Design apb_fifo, start of the top module:
module apb_fifo (
    input  wire                   clk,         
    input  wire                   rst,         
    input  wire                   psel,        
    input  wire [3:0]            paddr,       
    input  wire [31:0]            pwdata,      
    input  wire                   penable,     
    input  wire                   pwrite,      
    output reg  [31:0]            prdata,      
    output reg                    pready       
);
Size: ~2,100 cells after synthesis, roughly 630 flip-flops, ~74 I/O pins.
make LEC_CHECK=0 ABC_AREA=0 CAP_MARGIN=20 CELL_PAD_IN_SITES_DETAIL_PLACEMENT=1 CELL_PAD_IN_SITES_GLOBAL_PLACEMENT=2 CORE_ASPECT_RATIO=1.85 CORE_MARGIN=2 CORE_UTILIZATION=40 CTS_CLUSTER_SIZE=51 HOLD_SLACK_MARGIN=0.02 MIN_ROUTING_LAYER=met1 PLACE_DENSITY_LB_ADDON=0.26 SETUP_SLACK_MARGIN=1.29 SLEW_MARGIN=20 TNS_END_PERCENT=25 finish   # period 5.0 ns
run.sh (not shown) runs the stock make flow with config.mk's settings and CLKGATE_MAP_FILE=.
Edit:
--- a/flow/config.mk
+++ b/flow/config.mk
@@ -11,3 +11,3 @@
 export CELL_PAD_IN_SITES_GLOBAL_PLACEMENT = 2
-export CORE_ASPECT_RATIO = 1.85
+export CORE_ASPECT_RATIO = 1.77
 export CORE_MARGIN = 2
@@ -15,2 +15,3 @@
 export CTS_CLUSTER_SIZE = 51
+export GPL_ROUTABILITY_DRIVEN = 0
 export HOLD_SLACK_MARGIN = 0.02
Clock-buffer cell count fell by 4.
Synthesized cell count is unchanged.
Die area hardly moves.
Register-to-register slack is worse by 0.10 ns.
Critical path depth drops by 1.
Routed wire length fell by about 0.55%.
Flip-flop count is unchanged.
Fmax falls by 3.1%.
Design area is about the same.
Edit:
==> flow/config.mk (replaced) <==
export PLATFORM = sky130hd
export DESIGN_NAME = apb_fifo
export DESIGN_NICKNAME = apb_fifo
export VERILOG_FILES = /design/flow/design.v
export SDC_FILE = /design/flow/constraint.sdc
export NUM_CORES = 4
export LEC_CHECK = 0
export CAP_MARGIN = 20
export CORE_MARGIN = 2
export CORE_UTILIZATION = 40
export SLEW_MARGIN = 20
==> flow/constraint.sdc (replaced) <==
create_clock -name core_clock -period 3.4 [get_ports {clk}]
set_input_delay 0.6800 -clock core_clock [delete_from_list [all_inputs] [get_ports {clk}]]
set_output_delay 0.6800 -clock core_clock [all_outputs]
set_load 0.01 [all_outputs]
The changed run finished clean; clock-buffer cell count goes up by 18; wire length goes down by about 5.4%; core utilization goes up by 1.2 points; power goes up by 52%; critical path depth goes up by 1; hold slack got worse by 0.33 ns; final cell count goes up by 2.2%; clock skew goes up by 0.0077 ns; sequential cell count stays the same; setup slack got worse by 1.1 ns; synthesized cell count stays the same.
Edit:
--- a/flow/config.mk
+++ b/flow/config.mk
@@ -9,3 +9,7 @@
 export CORE_MARGIN = 2
-export CORE_UTILIZATION = 40
+export CORE_UTILIZATION = 72
+export CTS_CLUSTER_DIAMETER = 341
+export CTS_CLUSTER_SIZE = 15
+export PLACE_DENSITY_LB_ADDON = 0.14
+export SETUP_SLACK_MARGIN = 0.55
 export SLEW_MARGIN = 20
==> flow/constraint.sdc (replaced) <==
create_clock -name core_clock -period 1.89 [get_ports {clk}]
set_input_delay 0.3780 -clock core_clock [delete_from_list [all_inputs] [get_ports {clk}]]
set_output_delay 0.3780 -clock core_clock [all_outputs]
set_load 0.01 [all_outputs]
Effect: The changed run reached the layout checks and failed them: negative setup slack. Setup slack got worse by 1.1 ns. First-iteration DRC count is higher to 2.9 times its value. Clock skew is higher by 0.011 ns. Sequential power grows by 92%. Final cell count is lower by 9.4%. Routed wire length rises by 43%. Die area came out lower by 44%. Non-clock buffer count climbs by 181. Cell area went up by 8.2%. Area after synthesis does not change.


Starting RTL as in the previous note.
Settings: LEC_CHECK=0, ABC_AREA=0, CAP_MARGIN=25, CORE_ASPECT_RATIO=1.11, CORE_MARGIN=2, CORE_UTILIZATION=15, CTS_CLUSTER_SIZE=35, GPL_TIMING_DRIVEN=0, PLACE_DENSITY_LB_ADDON=0.08, SETUP_SLACK_MARGIN=0.42, SLEW_MARGIN=35; clock period 3.12 ns.
The baseline produced a clean layout.
Then changed:
ABC_AREA = default   (was 0)
CAP_MARGIN = 20   (was 25)
CORE_ASPECT_RATIO = default   (was 1.11)
CORE_UTILIZATION = 67   (was 15)
CTS_CLUSTER_SIZE = default   (was 35)
GPL_TIMING_DRIVEN = default   (was 0)
PLACE_DENSITY_LB_ADDON = default   (was 0.08)
SETUP_SLACK_MARGIN = default   (was 0.42)
SLEW_MARGIN = 20   (was 35)
clock period = 3.4 ns   (was 3.12 ns; I/O delays follow)
Outcome: Core utilization grows by 58 points. First-iteration DRC count grows by 86%. Register-to-register slack improved by 0.09 ns. Clock-buffer cell count is lower by 25. Total power drops by 18%. Non-clock buffer count went down by 105. Clock skew falls by 0.0048 ns.
Then changed:
CAP_MARGIN = 0   (was 20)
CORE_UTILIZATION = 72   (was 67)
CTS_CLUSTER_SIZE = 33   (was default)
PLACE_DENSITY_LB_ADDON = 0.01   (was default)
SETUP_SLACK_MARGIN = 0.74   (was default)
clock period = 2.57 ns   (was 3.4 ns; I/O delays follow)
Effect:
- The changed run finished but fails on negative setup slack
- global-route usage rose by 7.8 points
- via count rose by 31%
- worst setup slack degrades by 1.0 ns
- cell count rose by about 6%
- clock-buffer cell count rose by 1
- wire length rose by 66%
- hold slack improves by 0.30 ns
- total power rose by 69%
- area after synthesis is unchanged
- critical path depth is unchanged
- sequential share of layout area fell by 6.5 points


Starting RTL as in the previous note.
clock: 2.57 ns
lec_check: 0
cap_margin: 0
core_margin: 2
core_utilization: 70
cts_cluster_size: 33
place_density_lb_addon: 0.01
setup_slack_margin: 0.74
slew_margin: 20
tns_end_percent: 75
The first run produced a clean layout.
Change:
- ABC_AREA: default -> 1
- CAP_MARGIN: 0 -> 20
- CORE_UTILIZATION: 70 -> 40
- CTS_CLUSTER_SIZE: 33 -> default
- HOLD_SLACK_MARGIN: default -> 0.07
- MIN_ROUTING_LAYER: default -> met2
- PLACE_DENSITY_LB_ADDON: 0.01 -> default
- SETUP_SLACK_MARGIN: 0.74 -> 1.29
- TNS_END_PERCENT: 75 -> 25
- clock period: 2.57 -> 5.0 ns (I/O delays scaled with it)
Sequential power came out lower by well over a third. Maximum frequency drops by a quarter to a third. Clock skew falls by 0.010 ns. Cell count goes up by well over a third. Total power shrinks by well over a third. Utilization fell by 45 points.
Change:
- ABC_AREA: 1 -> default
- CORE_UTILIZATION: 40 -> 58
- HOLD_SLACK_MARGIN: 0.07 -> default
- MIN_ROUTING_LAYER: met2 -> default
- SETUP_SLACK_MARGIN: 1.29 -> default
- TNS_END_PERCENT: 25 -> default
- clock period: 5.0 -> 2.57 ns (I/O delays scaled with it)
Routed wire length drops by a little under a tenth.
Total power climbs by well over a third.
Fmax climbs by well over a third.
Setup slack is worse by 1.5 ns.
Global-route usage drops by 3.7 points.
Final area climbs by a few percent.
Non-clock buffer count climbs by 63.
Change:
- CORE_UTILIZATION: 58 -> 40
- SETUP_SLACK_MARGIN: default -> 0.46
- clock period: 2.57 -> 3.4 ns (I/O delays scaled with it)
Critical path depth is higher by 1. Clock-buffer cell count is lower by 4. Wire length is higher by 3.6%. Area after synthesis stays the same.
Change:
- CAP_MARGIN: 20 -> 40
- CORE_UTILIZATION: 40 -> 72
- CTS_CLUSTER_SIZE: default -> 15
- SETUP_SLACK_MARGIN: 0.46 -> -0.19
- clock period: 3.4 -> 1.89 ns (I/O delays scaled with it)
What happened:
- This time the run finished but fails on setup timing
- wire length shrinks by about 4.5%
- total power came out higher by 81%
- via count grows by about 6%
- setup slack degrades by 0.80 ns
- design area went up by about 1.2%
- global-route usage grows by 16 points
- combinational power came out higher by 100%
Change:
- ABC_AREA: default -> 1
- CAP_MARGIN: 40 -> 20
- CORE_UTILIZATION: 72 -> 40
- CTS_CLUSTER_SIZE: 15 -> default
- SETUP_SLACK_MARGIN: -0.19 -> 1.29
- clock period: 1.89 -> 5.0 ns (I/O delays scaled with it)
After rerunning: Now the flow produced a clean layout; flip-flop count does not change; clock power went down by 58%; fmax went down by 33%; via count went up by 14%; design area went down by 4.5%; synthesized area went down by 2.4%; synthesized cell count went up by 57%; worst hold slack improved by 0.22 ns.
Power and IR drop assume default switching activity.
